==> exp/quartz: inputs <==
==> flow/design.v <==
`timescale 1ns/1ps
module array_mult_top (
    input             clk,
    input      [15:0] a,
    input      [15:0] b,
    output reg [31:0] p
);
    reg  [15:0] a_q, b_q;
    wire [31:0] prod;
    array_multiplier u_mult (
        .in_A(a_q),
        .in_B(b_q),
        .prod_out(prod)
    );
    always @(posedge clk) begin
        a_q <= a;
        b_q <= b;
        p   <= prod;
    end
endmodule

`timescale 1ns/1ps
module array_multiplier (
    input  [15:0] in_A,
    input  [15:0] in_B,
    output [31:0] prod_out
);
    wire [15:0] pp [15:0];   
    genvar i, j;
    generate
        for (i = 0; i < 16; i = i + 1) begin : GEN_PP_ROW
            for (j = 0; j < 16; j = j + 1) begin : GEN_PP_COL
                assign pp[i][j] = in_A[j] & in_B[i];
            end
        end
    endgenerate
    wire [31:0] row_sum [15:0];
    wire [31:0] row_carry [15:0];
    assign row_sum[0]   = {16'b0, pp[0]};
    assign row_carry[0] = 32'b0;
    genvar r;
    generate
        for (r = 1; r < 16; r = r + 1) begin : ADDER_ROWS
            wire [31:0] shifted_pp = { {16 - r{1'b0}}, pp[r], {r{1'b0}} };
            adder32 ADD_STAGE (
                .in_a(row_sum[r-1]),
                .in_b(shifted_pp),
                .cin(1'b0),
                .sum(row_sum[r]),
                .cout(row_carry[r])
            );
        end
    endgenerate
    assign prod_out = row_sum[15];
endmodule
module adder32 (
    input  [31:0] in_a,
    input  [31:0] in_b,
    input         cin,
    output [31:0] sum,
    output        cout
);
    wire [31:0] carry;
    genvar k;
    full_adder FA0 (.a(in_a[0]), .b(in_b[0]), .cin(cin), .sum(sum[0]), .cout(carry[0]));
    generate
        for (k = 1; k < 32; k = k + 1) begin : FA_CHAIN
            full_adder FAi (.a(in_a[k]), .b(in_b[k]), .cin(carry[k-1]), .sum(sum[k]), .cout(carry[k]));
        end
    endgenerate
    assign cout = carry[31];
endmodule
module full_adder (
    input  a,
    input  b,
    input  cin,
    output sum,
    output cout
);
    assign sum  = a ^ b ^ cin;
    assign cout = (a & b) | (b & cin) | (a & cin);
endmodule
==> flow/run.sh <==
#!/bin/bash
# the make line also repeats each setting of config.mk as NAME=value (left out here)
make -C /OpenROAD-flow-scripts/flow DESIGN_CONFIG=/design/flow/config.mk WORK_HOME=/design/flow/orfs CLKGATE_MAP_FILE= finish
==> flow/config.mk <==
export PLATFORM = sky130hd
export DESIGN_NAME = array_mult_top
export DESIGN_NICKNAME = array_mult_top
export VERILOG_FILES = /design/flow/design.v
export SDC_FILE = /design/flow/constraint.sdc
export NUM_CORES = 4
export LEC_CHECK = 0
export ABC_AREA = 1
export CAP_MARGIN = 20
export CORE_ASPECT_RATIO = 0.92
export CORE_MARGIN = 2
export CORE_UTILIZATION = 72
export CTS_CLUSTER_DIAMETER = 255
export CTS_CLUSTER_SIZE = 98
export PLACE_DENSITY = 0.42
export SLEW_MARGIN = 20
export TNS_END_PERCENT = 20
==> flow/constraint.sdc <==
create_clock -name core_clock -period 10.9 [get_ports {clk}]
set_input_delay 2.1800 -clock core_clock [delete_from_list [all_inputs] [get_ports {clk}]]
set_output_delay 2.1800 -clock core_clock [all_outputs]
set_load 0.01 [all_outputs]
==> exp/zinc (differences from exp/quartz) <==
ABC_AREA = unset   (was 1)
CORE_ASPECT_RATIO = unset   (was 0.92)
CORE_UTILIZATION = 40   (was 72)
CTS_CLUSTER_DIAMETER = unset   (was 255)
CTS_CLUSTER_SIZE = unset   (was 98)
PLACE_DENSITY = 0.6   (was 0.42)
TNS_END_PERCENT = unset   (was 20)
==> flow/constraint.sdc (replaced) <==
create_clock -name core_clock -period 20.4 [get_ports {clk}]
set_input_delay 4.0800 -clock core_clock [delete_from_list [all_inputs] [get_ports {clk}]]
set_output_delay 4.0800 -clock core_clock [all_outputs]
set_load 0.01 [all_outputs]
==> exp/lagoon (differences from exp/quartz) <==
ABC_AREA = unset   (was 1)
CORE_ASPECT_RATIO = unset   (was 0.92)
CORE_UTILIZATION = 40   (was 72)
CTS_CLUSTER_DIAMETER = unset   (was 255)
CTS_CLUSTER_SIZE = unset   (was 98)
PLACE_DENSITY = 0.6   (was 0.42)
TNS_END_PERCENT = unset   (was 20)
==> flow/constraint.sdc (replaced) <==
create_clock -name core_clock -period 19.6 [get_ports {clk}]
set_input_delay 3.9200 -clock core_clock [delete_from_list [all_inputs] [get_ports {clk}]]
set_output_delay 3.9200 -clock core_clock [all_outputs]
set_load 0.01 [all_outputs]
==> qor summary <==
                                                                                 exp/lagoon                  exp/quartz               exp/zinc
M3 GR Usage                                                                           2.61%                       4.53%                  2.70%
Total number of vias                                                                   4451                        5395                   4379
Share of final layout cell area taken by clock buffers and inverters                  3.49%                       2.85%                  3.45%
Worst Hold End                                                                         p[0]                        p[0]                   p[1]
Number of cells produced by synthesis                                                   680                         936                    680
Fraction of standard cell area that is sequential                                     13.4%                       12.9%                  14.0%
Worst Hold Launch                                                                    a_q[0]                      b_q[0]                 a_q[1]
Critical path depth in cells                                                             53                          54                     53
Pre-Place Util                                                                        40.6%                       74.1%                  40.6%
Time the worst path needs with I/O delays and setup                                19220 ps                    18630 ps               19720 ps
Hold slack                                                                           513 ps                      588 ps                 634 ps
Run status                                                 no timing/DRC/antenna violations  complete, but fails checks  no timing/DRC/antenna violations
Layout check failures                                                                     -        negative setup slack                      -
Number of well taps                                                                     270                         160                    270
Routed met2 length                                                                  6770 um                     8580 um                6270 um
Most frequent cell after synthesis                                    sky130_fd_sc_hd__fa_1      sky130_fd_sc_hd__inv_1  sky130_fd_sc_hd__fa_1
